run 1:
==> flow/design.v (excerpt) <==
module adaptive_pe #(
    parameter integer MAX_WIDTH = 64,
    parameter integer MAX_ACC_WIDTH = 20   
)(
    input  wire                         clk,
    input  wire                         reset,
    input  wire                         ce,
    input  wire                         accumulate,
    input  wire                         test_mode,
    input  wire [2:0]                   precision_mode,
    input  wire [MAX_WIDTH-1:0]         weight_in,
    input  wire [MAX_WIDTH-1:0]         activation_in,
    input  wire [MAX_WIDTH-1:0]         mask_in,
    output reg  [MAX_ACC_WIDTH-1:0]     accumulated_sum,
    output wire                         clock_gated,
    output wire                         computation_skipped,
    output wire [2:0]                   active_precision   
);
    reg [6:0] active_bits;       
    reg [5:0] parallel_ops;      
    reg [8:0] max_value;         
    always @(*) begin
        case (precision_mode)
            3'b000: begin   
                active_bits = 7'd64;
                parallel_ops = 6'd64;
                max_value = 9'd1;
            end
            3'b001: begin   
                active_bits = 7'd64;
                parallel_ops = 6'd32;
                max_value = 9'd3;
            end
            3'b010: begin   
                active_bits = 7'd64;
                parallel_ops = 6'd16;
                max_value = 9'd15;
            end
            3'b011: begin   
                active_bits = 7'd64;
                parallel_ops = 6'd8;
                max_value = 9'd255;
            end
            default: begin   
                active_bits = 7'd64;
                parallel_ops = 6'd64;
                max_value = 9'd1;
            end
        endcase
    end
    assign active_precision = precision_mode;
    wire weight_is_zero, activation_is_zero;
    wire weight_is_sparse, activation_is_sparse;
    sparse_detector #(
  ...
Size: ~20 flip-flops, ~230 I/O pins, about 36000 um^2 of cells after synthesis.
Settings: LEC_CHECK=0, ABC_AREA=1, CAP_MARGIN=20, CORE_MARGIN=2, CORE_UTILIZATION=71, CTS_CLUSTER_SIZE=75, MAX_ROUTING_LAYER=met4, PLACE_DENSITY_LB_ADDON=0.01, SETUP_SLACK_MARGIN=2.09, SLEW_MARGIN=20; clock period 7.93 ns.
run.sh (not shown) runs the stock make flow with config.mk's settings and CLKGATE_MAP_FILE=.
Seen in the log of run 1: GRT-0232 during global routing (5_1_grt), after which the run never completed.
### run 1 -> run 2
-- flow/config.mk --
<<< run 1, line 9
export CAP_MARGIN = 20
export CORE_MARGIN = 2
export CORE_UTILIZATION = 71
export CTS_CLUSTER_SIZE = 75
export MAX_ROUTING_LAYER = met4
export PLACE_DENSITY_LB_ADDON = 0.01
export SETUP_SLACK_MARGIN = 2.09
export SLEW_MARGIN = 20
>>> run 2, line 9
export CAP_MARGIN = 20
export CORE_MARGIN = 2
export CORE_UTILIZATION = 72
export CTS_CLUSTER_DIAMETER = 227
export CTS_CLUSTER_SIZE = 75
export HOLD_SLACK_MARGIN = 0.3
export MAX_ROUTING_LAYER = met4
export PLACE_DENSITY_LB_ADDON = 0.01
export SETUP_SLACK_MARGIN = -0.55
export SLEW_MARGIN = 20
==> flow/constraint.sdc <==
create_clock -name core_clock -period 6.57 [get_ports {clk}]
set_input_delay 1.3140 -clock core_clock [delete_from_list [all_inputs] [get_ports {clk}]]
set_output_delay 1.3140 -clock core_clock [all_outputs]
set_load 0.01 [all_outputs]
Notes after the runs:
Run 2 did not run to completion, as it errored out during global routing (5_1_grt). NOTE: count of instances resized after the clock tree is built in run 2 falls short of that of run 1. Run 2 vs run 1: half-perimeter wire length after placement up slightly. From run 1 to run 2, post-synthesis instance area did not move at all. Reported for run 2 and run 1, total cells reported by yosys after synthesis turned out identical to the last digit. From run 1 to run 2, chip area in the Yosys report did not move at all. Die width: run 2 < run 1. The run showing the greater area of the core is run 1. Cell count after synthesis: run 2 vs run 1 identical. Comparing run 2 and run 1, the higher floorplan die area was measured on run 1.
Inputs modified between run 2 and run 3:
==> flow/config.mk <==
export PLATFORM = sky130hd
export DESIGN_NAME = adaptive_pe
export DESIGN_NICKNAME = adaptive_pe
export VERILOG_FILES = /design/flow/design.v
export SDC_FILE = /design/flow/constraint.sdc
export NUM_CORES = 4
export LEC_CHECK = 0
export CAP_MARGIN = 20
export CORE_MARGIN = 2
export CORE_UTILIZATION = 72
export CTS_CLUSTER_DIAMETER = 323
export CTS_CLUSTER_SIZE = 41
export MAX_ROUTING_LAYER = met4
export SLEW_MARGIN = 20
==> flow/constraint.sdc <==
create_clock -name core_clock -period 11.5 [get_ports {clk}]
set_input_delay 2.3000 -clock core_clock [delete_from_list [all_inputs] [get_ports {clk}]]
set_output_delay 2.3000 -clock core_clock [all_outputs]
set_load 0.01 [all_outputs]
--- outcome ---
- Run 3: GRT-0232 in global routing (5_1_grt) -> run aborted
- Taking run 2 as the reference, in run 3 number of rows created at floorplan went down, chip area line of the yosys report went down, net count after synthesis went down.
For run 4, these inputs were changed with respect to run 3:
-- flow/config.mk --
<<< run 3, line 9
export CORE_MARGIN = 2
export CORE_UTILIZATION = 72
export CTS_CLUSTER_DIAMETER = 323
export CTS_CLUSTER_SIZE = 41
export MAX_ROUTING_LAYER = met4
export SLEW_MARGIN = 20
>>> run 4, line 9
export CORE_MARGIN = 2
export CORE_UTILIZATION = 72
export CTS_CLUSTER_SIZE = 62
export MAX_ROUTING_LAYER = met4
export PLACE_DENSITY = 0.67
export SLEW_MARGIN = 20
export TNS_END_PERCENT = 5
==> flow/constraint.sdc <==
create_clock -name core_clock -period 11.2 [get_ports {clk}]
set_input_delay 2.2400 -clock core_clock [delete_from_list [all_inputs] [get_ports {clk}]]
set_output_delay 2.2400 -clock core_clock [all_outputs]
set_load 0.01 [all_outputs]
### Flow results
Run 4 ran in full, but the layout does not pass; the checks complain about max-capacitance violations, max-slew violations, negative setup slack. Post-placement cell count ends up higher on run 4. Die size: run 3 vs run 4 identical. Summed standard-cell area reported by yosys: run 3 vs run 4 identical. Re number of sinks driven by the clock tree: no difference whatsoever between run 4 and run 3. Summary: with run 3 as the reference, detailed-placement wirelength estimate in run 4 moved up by a few percent.
Here is what was changed in the inputs of run 5 compared with run 4.
-- flow/config.mk --
<<< run 4, line 6
export NUM_CORES = 4
export LEC_CHECK = 0
export CAP_MARGIN = 20
export CORE_MARGIN = 2
export CORE_UTILIZATION = 72
export CTS_CLUSTER_SIZE = 62
export MAX_ROUTING_LAYER = met4
export PLACE_DENSITY = 0.67
>>> run 5, line 6
export NUM_CORES = 4
export LEC_CHECK = 0
export CAP_MARGIN = 10
export CORE_MARGIN = 2
export CORE_UTILIZATION = 72
export CTS_CLUSTER_SIZE = 62
export HOLD_SLACK_MARGIN = -0.08
export MAX_ROUTING_LAYER = met4
export PLACE_DENSITY = 0.67
Diff run 4..run 5 | number of nets in the final layout | unchanged
None of the runs run 5 and run 4 ends with a clean layout.
Final checks on run 4, whose flow otherwise completed, came back failing, citing max-capacitance violations, max-slew violations, negative setup slack.
Reported for run 5 and run 4, amount of wire on met2 after detailed routing turned out identical to the last digit.
From run 5 to run 4, cell area reported after detailed placement did not move at all.
Number of failing setup endpoints in the final timing report: run 4 vs run 5 identical
Looking at run 5 and run 4, the area growth from synthesis to layout is a wash.
Run 5 against run 4: number of clock buffers in the layout level; number of vias in the routed layout level; chip area estimate from yosys synthesis level.
~same area after synthesis in run 5 and run 4
Edits applied to the flow inputs when going from run 5 to run 6:
==> flow/config.mk <==
export PLATFORM = sky130hd
export DESIGN_NAME = adaptive_pe
export DESIGN_NICKNAME = adaptive_pe
export VERILOG_FILES = /design/flow/design.v
export SDC_FILE = /design/flow/constraint.sdc
export NUM_CORES = 4
export LEC_CHECK = 0
export ABC_AREA = 1
export CAP_MARGIN = 20
export CORE_ASPECT_RATIO = 1.43
export CORE_MARGIN = 2
export CORE_UTILIZATION = 72
export CTS_CLUSTER_SIZE = 99
export SLEW_MARGIN = 20
==> flow/constraint.sdc <==
create_clock -name core_clock -period 4.43 [get_ports {clk}]
set_input_delay 0.8860 -clock core_clock [delete_from_list [all_inputs] [get_ports {clk}]]
set_output_delay 0.8860 -clock core_clock [all_outputs]
set_load 0.01 [all_outputs]
Findings:
The remaining runs in run 5 and run 6 completed every stage, whereas run 6 halted early.
Run 6 did not finish; a tool error ended it in global routing (5_1_grt).
The layout from run 5, despite a flow that completed every stage, fails the layout checks, with the failing checks listed as max-capacitance violations, max-slew violations, negative setup slack.
Taking run 5 as the reference, in run 6 async set or reset register ratio after synthesis barely changed; netlist area before placement shows an increase of about 4.6%; synthesized cell count shows an increase of about 20%.
Sequential fraction of the synthesis area of run 6 is on par with run 5.
Post-synth net total ended up 14% higher on run 6 than on run 5.
